== zinc ==
Design top, start of the top module:
module top(input clk, rst, ball_speed, serve_type, angle, bat_size, restart, start, en_color, auto, hard_mode, input[3:0] mode, max_score, input[8:0] adc, output sel, size, output sound, output [9:0] RED, GRN, BLU, output HSYNC, VSYNC, px_clk, blank);
For scale: about 210 flip-flops, roughly 47000 µm² of cells after synthesis.
clock: 8.67 ns
lec_check: 0
abc_area: 1
cap_margin: 20
core_margin: 2
core_utilization: 62
cts_cluster_diameter: 24
cts_cluster_size: 48
gpl_routability_driven: 0
min_routing_layer: met2
place_density: 0.61
setup_slack_margin: 1.4
slew_margin: 20
run.sh (not shown) runs the stock make flow with config.mk's settings and CLKGATE_MAP_FILE=.
Stage in which a tool error killed zinc: global routing (5_1_grt).
What sierra does differently from zinc at the input level:
==> flow/config.mk <==
export PLATFORM = sky130hd
export DESIGN_NAME = top
export DESIGN_NICKNAME = top
export VERILOG_FILES = /design/flow/design.v
export SDC_FILE = /design/flow/constraint.sdc
export NUM_CORES = 4
export LEC_CHECK = 0
export CAP_MARGIN = 20
export CORE_MARGIN = 2
export CORE_UTILIZATION = 63
export MAX_ROUTING_LAYER = met4
export SLEW_MARGIN = 20
==> flow/constraint.sdc <==
create_clock -name core_clock -period 13.3 [get_ports {clk}]
set_input_delay 2.6600 -clock core_clock [delete_from_list [all_inputs] [get_ports {clk}]]
set_output_delay 2.6600 -clock core_clock [all_outputs]
set_load 0.01 [all_outputs]
### Flow results
The final layout from sierra, which completed every stage, passed the timing, design-rule and antenna checks at the end of the flow.
[sierra vs zinc] floorplan die area: higher in sierra
Taking zinc as the reference, in sierra synthesized instance count fell by 532; area share of fa/ha/maj cells after synthesis went down by 1.6 points.
Min buffer count from post-CTS setup fixing across zinc and sierra: sierra
A prevailing logic family in the synthesized netlist of simple AND/OR/NAND/NOR gates is what zinc shows, while AND-OR/OR-AND gates belongs to sierra.
sierra ends up with a fraction of synthesized area in multiplexers that is 5.8 points higher than in zinc.
Area fraction in compound gates: higher on sierra
#### Input delta (raven over sierra)
diff --git a/flow/config.mk b/flow/config.mk
--- a/flow/config.mk
+++ b/flow/config.mk
@@ -7,0 +8 @@
+export ABC_AREA = 1
@@ -10,2 +11,2 @@
-export CORE_UTILIZATION = 63
-export MAX_ROUTING_LAYER = met4
+export CORE_UTILIZATION = 40
+export PLACE_DENSITY = 0.6
==> flow/constraint.sdc <==
create_clock -name core_clock -period 8.61 [get_ports {clk}]
set_input_delay 1.7220 -clock core_clock [delete_from_list [all_inputs] [get_ports {clk}]]
set_output_delay 1.7220 -clock core_clock [all_outputs]
set_load 0.01 [all_outputs]
### Flow results
Summary — clock period minus final worst setup slack, raven relative to sierra: lower, by 14 ps.
raven finished all stages; the layout is clean.
From sierra to raven the numbers moved as follows: non-filler instance count after layout +1168; combinational power share -1.3 points.
Sort raven and sierra by area share of and/or/nand/nor cells after synthesis asc -> top: sierra
Changes observed in raven relative to sierra: stage delay of the slowest cell on the critical path shows a reduction of 340 ps; post-layout worst setup margin shows a reduction of 4680 ps; placed instance count shows an increase of about 15%.
## Diff of input files: amber against raven
diff --git a/flow/config.mk b/flow/config.mk
--- a/flow/config.mk
+++ b/flow/config.mk
@@ -11 +11 @@
-export CORE_UTILIZATION = 40
+export CORE_UTILIZATION = 72
==> flow/constraint.sdc <==
create_clock -name core_clock -period 14.0 [get_ports {clk}]
set_input_delay 2.8000 -clock core_clock [delete_from_list [all_inputs] [get_ports {clk}]]
set_output_delay 2.8000 -clock core_clock [all_outputs]
set_load 0.01 [all_outputs]
- Total of fill cells in the finished design for amber is lower than for raven.
- Looking at net switching fraction of the power across amber and raven, the one that comes out lower is raven.
- The higher setup slack came out of amber.
- Relative to raven, global routing usage on met3 has gone up in amber.
- amber ends up with a transition time at the pin with the least slew margin that is 110 ps lower than in raven.
[inputs] juniper vs amber
diff --git a/flow/config.mk b/flow/config.mk
--- a/flow/config.mk
+++ b/flow/config.mk
@@ -11,0 +12 @@
+export CTS_CLUSTER_SIZE = 100
@@ -13,0 +15 @@
+export TNS_END_PERCENT = 10
==> flow/constraint.sdc <==
create_clock -name core_clock -period 4.95 [get_ports {clk}]
set_input_delay 0.9900 -clock core_clock [delete_from_list [all_inputs] [get_ports {clk}]]
set_output_delay 0.9900 -clock core_clock [all_outputs]
set_load 0.01 [all_outputs]
--- outcome ---
- juniper | ERROR | global routing (5_1_grt)
- amber -> juniper: mux cell area share after synthesis delta 0, exact match
- From juniper to amber, total die size did not move at all.
- juniper vs amber: number of cells in the design after placement up
- juniper vs amber: routability congestion estimate up by more than 10%
- Worst slack at placement (lower): juniper
- In juniper, the total cell area at the placement stage came out about 23% above the value in amber.
- Compared with amber, juniper shows a higher number of buffers inserted to repair setup after CTS.
- Comparing juniper against amber, there is no change at all in combined area of all synthesized cells.

---

Starting RTL as in the previous note.
// top
module top(input clk, rst, ball_speed, serve_type, angle, bat_size, restart, start, en_color, auto, hard_mode, input[3:0] mode, max_score, input[8:0] adc, output sel, size, output sound, output [9:0] RED, GRN, BLU, output HSYNC, VSYNC, px_clk, blank);
make LEC_CHECK=0 CAP_MARGIN=20 CORE_MARGIN=2 CORE_UTILIZATION=64 SETUP_SLACK_MARGIN=2.07 SLEW_MARGIN=20 finish   # period 7.5 ns
Rerun with:
ABC_AREA = 1   (was default)
CORE_UTILIZATION = 24   (was 64)
PLACE_DENSITY = 0.6   (was default)
SETUP_SLACK_MARGIN = default   (was 2.07)
clock period = 8.61 ns   (was 7.5 ns; I/O delays follow)
What happened: Wire length fell by 14%. Cell area goes down by about 10%. Non-clock buffer count came out lower by 309. Worst setup slack is worse by 1.1 ns. Synthesized cell count increases by about 8%. Clock power falls by about 5%.
Rerun with:
CORE_UTILIZATION = 13   (was 24)
clock period = 14.0 ns   (was 8.61 ns; I/O delays follow)
Setup slack gains 4.7 ns.
Clock power goes down by 39%.
Via count goes down by 2.3%.
Wire length goes down by 1.9%.
Utilization goes down by 12 points.
Count of clock-buffer cells in the layout goes up by 9.
Final area goes up by 4.5%.
Worst hold slack loses 0.025 ns.
Final cell count goes up by 21%.
Total power goes down by 39%.
Rerun with:
CORE_UTILIZATION = 56   (was 13)
SLEW_MARGIN = 5   (was 20)
clock period = 7.07 ns   (was 14.0 ns; I/O delays follow)
Clock skew decreases by 0.013 ns.
Combinational power increases by 100%.
Routed wire length decreases by about 3.6%.
Fmax increases by 28%.
Global-route usage increases by 28 points.
Design area decreases by about 5%.
Cell count decreases by 29%.
Sequential power increases by about 100%.
No activity file was given, so power comes from the tool's default toggle rates.
